run 1:
## gainBal
module gainBal (
    input  wire             clk,
    input  wire             rstn,
    input  wire             din_val,
    input  wire [255:0]     din,
    input  wire [63:0]      gain,
    input  wire [31:0]      bal,
    output reg              dout_val,
    output reg  [255:0]     dout
);
Size: about 610 I/O pins, roughly 160000 um^2 of cells after synthesis.
clock: 12.7 ns
lec_check: 0
abc_area: 0
cap_margin: 15
cell_pad_in_sites_global_placement: 3
core_margin: 2
core_utilization: 50
gpl_routability_driven: 0
hold_slack_margin: 0.21
max_routing_layer: met4
min_routing_layer: met2
slew_margin: 20
run.sh (not shown) runs the stock make flow with config.mk's settings and CLKGATE_MAP_FILE=.
Modified inputs, run 2 compared to run 1
==> flow/config.mk <==
export PLATFORM = sky130hd
export DESIGN_NAME = gainBal
export DESIGN_NICKNAME = gainBal
export VERILOG_FILES = /design/flow/design.v
export SDC_FILE = /design/flow/constraint.sdc
export NUM_CORES = 4
export LEC_CHECK = 0
export ABC_AREA = 1
export CAP_MARGIN = 35
export CORE_MARGIN = 2
export CORE_UTILIZATION = 16
export MIN_ROUTING_LAYER = met2
export PLACE_DENSITY_LB_ADDON = 0.17
export SLEW_MARGIN = 15
### Flow results
Run 2 vs run 1: detailed-routed wire length on met3 up
Chip area from the yosys synthesis statistics in run 2 is 14000 um^2 higher than in run 1
Buffering overhead (higher): run 2
Of run 2 and run 1, run 1 shows the higher critical path depth, with run 2 below it.
Delta (run 2 minus run 1): floorplan row count increased 174; amount of wire on met2 after detailed routing grew by 57%.
Re met1 routed wirelength after detailed routing: no difference whatsoever between run 2 and run 1.
Global-route wire length before repair is higher on run 2
Run 2 reports a higher synthesized cell count than run 1 does.
Relative to run 2, the following input files were edited for run 3:
==> flow/config.mk <==
export PLATFORM = sky130hd
export DESIGN_NAME = gainBal
export DESIGN_NICKNAME = gainBal
export VERILOG_FILES = /design/flow/design.v
export SDC_FILE = /design/flow/constraint.sdc
export NUM_CORES = 4
export LEC_CHECK = 0
export CAP_MARGIN = 20
export CORE_MARGIN = 2
export CORE_UTILIZATION = 40
export SLEW_MARGIN = 20
==> flow/constraint.sdc <==
create_clock -name core_clock -period 8.44 [get_ports {clk}]
set_input_delay 1.6880 -clock core_clock [delete_from_list [all_inputs] [get_ports {clk}]]
set_output_delay 1.6880 -clock core_clock [all_outputs]
set_load 0.01 [all_outputs]
Findings:
- Summary of run 3 over run 2: wire length of the first global-routing pass dropped 33%; core utilization +27 points; wire length has decreased.
- Largest net degree at the start of global routing grows by more than 100% when moving from run 2 to run 3.
- Comparing run 3 and run 2, the lower vias per cell is on run 3.
- [run 3] post-route met1 wirelength rose 180000 um relative to run 2
- Worst setup slack on run 3 is behind run 2.
- Diff run 2 -> run 3: via count now sits lower; met3 usage in global routing shows a reduction of 25 points; proportion of cell area occupied by registers climbed 0.61 points.
The following lists how run 4 was set up differently from run 3:
-- flow/config.mk --
<<< run 3, line 9
export CORE_MARGIN = 2
export CORE_UTILIZATION = 40
export SLEW_MARGIN = 20
>>> run 4, line 9
export CORE_MARGIN = 2
export CORE_UTILIZATION = 50
export GPL_ROUTABILITY_DRIVEN = 0
export HOLD_SLACK_MARGIN = 0.21
export MIN_ROUTING_LAYER = met2
export SLEW_MARGIN = 35
==> flow/constraint.sdc <==
create_clock -name core_clock -period 9.0 [get_ports {clk}]
set_input_delay 1.8000 -clock core_clock [delete_from_list [all_inputs] [get_ports {clk}]]
set_output_delay 1.8000 -clock core_clock [all_outputs]
set_load 0.01 [all_outputs]
## What came out
Run 3 → run 4: cell row count fell by 24; synthesis-to-finish area growth fell by 2.4 points; half-perimeter wire length after placement stayed essentially flat; post-route standard cell area excluding fillers fell by 2.2%.
Run 4 went all the way through the flow, and no timing, DRC or antenna check failed.

* * *

build 64:
gainBal again, from the RTL that the note above started with.
clock: 2.01 ns
lec_check: 0
abc_area: 0
cap_margin: 5
cell_pad_in_sites_global_placement: 0
core_aspect_ratio: 0.56
core_margin: 2
core_utilization: 72
cts_cluster_diameter: 386
cts_cluster_size: 15
gpl_routability_driven: 1
hold_slack_margin: 0.28
place_density_lb_addon: 0.01
setup_slack_margin: 0.58
slew_margin: 10
tns_end_percent: 85
Ran to the end and failed final checks on setup timing: build 64.
For build 91, these inputs were changed with respect to build 64:
- CTS_CLUSTER_DIAMETER removed (was 386)
- CORE_ASPECT_RATIO removed (was 0.56)
- SETUP_SLACK_MARGIN changed from 0.58 to -0.78
- CTS_CLUSTER_SIZE removed (was 15)
- HOLD_SLACK_MARGIN changed from 0.28 to 0.14
- PLACE_DENSITY_LB_ADDON removed (was 0.01)
- ABC_AREA removed (was 0)
- CORE_UTILIZATION changed from 72 to 40
- GPL_ROUTABILITY_DRIVEN removed (was 1)
- CAP_MARGIN changed from 5 to 20
- CELL_PAD_IN_SITES_GLOBAL_PLACEMENT removed (was 0)
- SLEW_MARGIN changed from 10 to 20
- TNS_END_PERCENT removed (was 85)
- the clock period (ns, I/O delays scaled along) changed from 2.01 to 9.0
## What came out
- No stage failed in build 91, and the final checks on the layout all came back clean.
- Compare build 64 and build 91 | tightest slew margin relative to the limit higher: build 64
- Looking only at count of hold buffers inserted by post-cts repair, and setting everything else aside, the higher value of build 64 and build 91 goes to build 64.
- Higher first-pass GRT wire length among build 64 and build 91: build 64
- When build 91 is measured against build 64, its flip-flop and latch area turns out 38 sq um lower.
- Summary of build 91 over build 64: cell row count went up 79%; logic depth of the worst path, buffers included went down 1.
- The setup slack of build 91 is larger than that of build 64.
- Build 91 ends up with a aggregate routed wire length that is about 15% lower than in build 64.
- In the route summary, build 91 ends up with a via count below that of build 64.
- Compared with build 64, build 91 shows post-layout period usage of the worst path lower by 250 points.
#### Input delta (build 88 over build 91)
- HOLD_SLACK_MARGIN: 0.14 -> 0.3
- CTS_CLUSTER_DIAMETER: unset -> 376
- CORE_ASPECT_RATIO: unset -> 0.72
- ABC_AREA: unset -> 1
- TNS_END_PERCENT: unset -> 10
- PLACE_DENSITY: unset -> 0.37
- SETUP_SLACK_MARGIN: -0.78 -> unset
- CORE_UTILIZATION: 40 -> 72
- CTS_CLUSTER_SIZE: unset -> 100
- the clock period (ns, I/O delays scaled along): 9.0 -> 4.7
Findings:
Summary of build 91 and build 88: one run falls short of a clean finish, namely build 88. Summary — mean area per synthesized cell, build 88 relative to build 91: lower, by 1.5 sq um. Changes observed in build 88 relative to build 91: total standard cell area after synthesis picked up an extra about 9%; horizontal die size went down by 8.2%. As far as compound-gate portion of the synthesized area is concerned, build 91 and build 88 perform about the same. Chip area estimate from yosys synthesis: build 88 > build 91. Cell count after placement (higher): build 88. Taking build 88 over build 91, the core region area ratio works out to 0.61. Diff build 91 -> build 88 | weighted congestion reported at the end of routability-driven placement | increase of 0.17. Going from build 91 to build 88, the total setup buffers inserted after CTS was found to have gone up by 195.
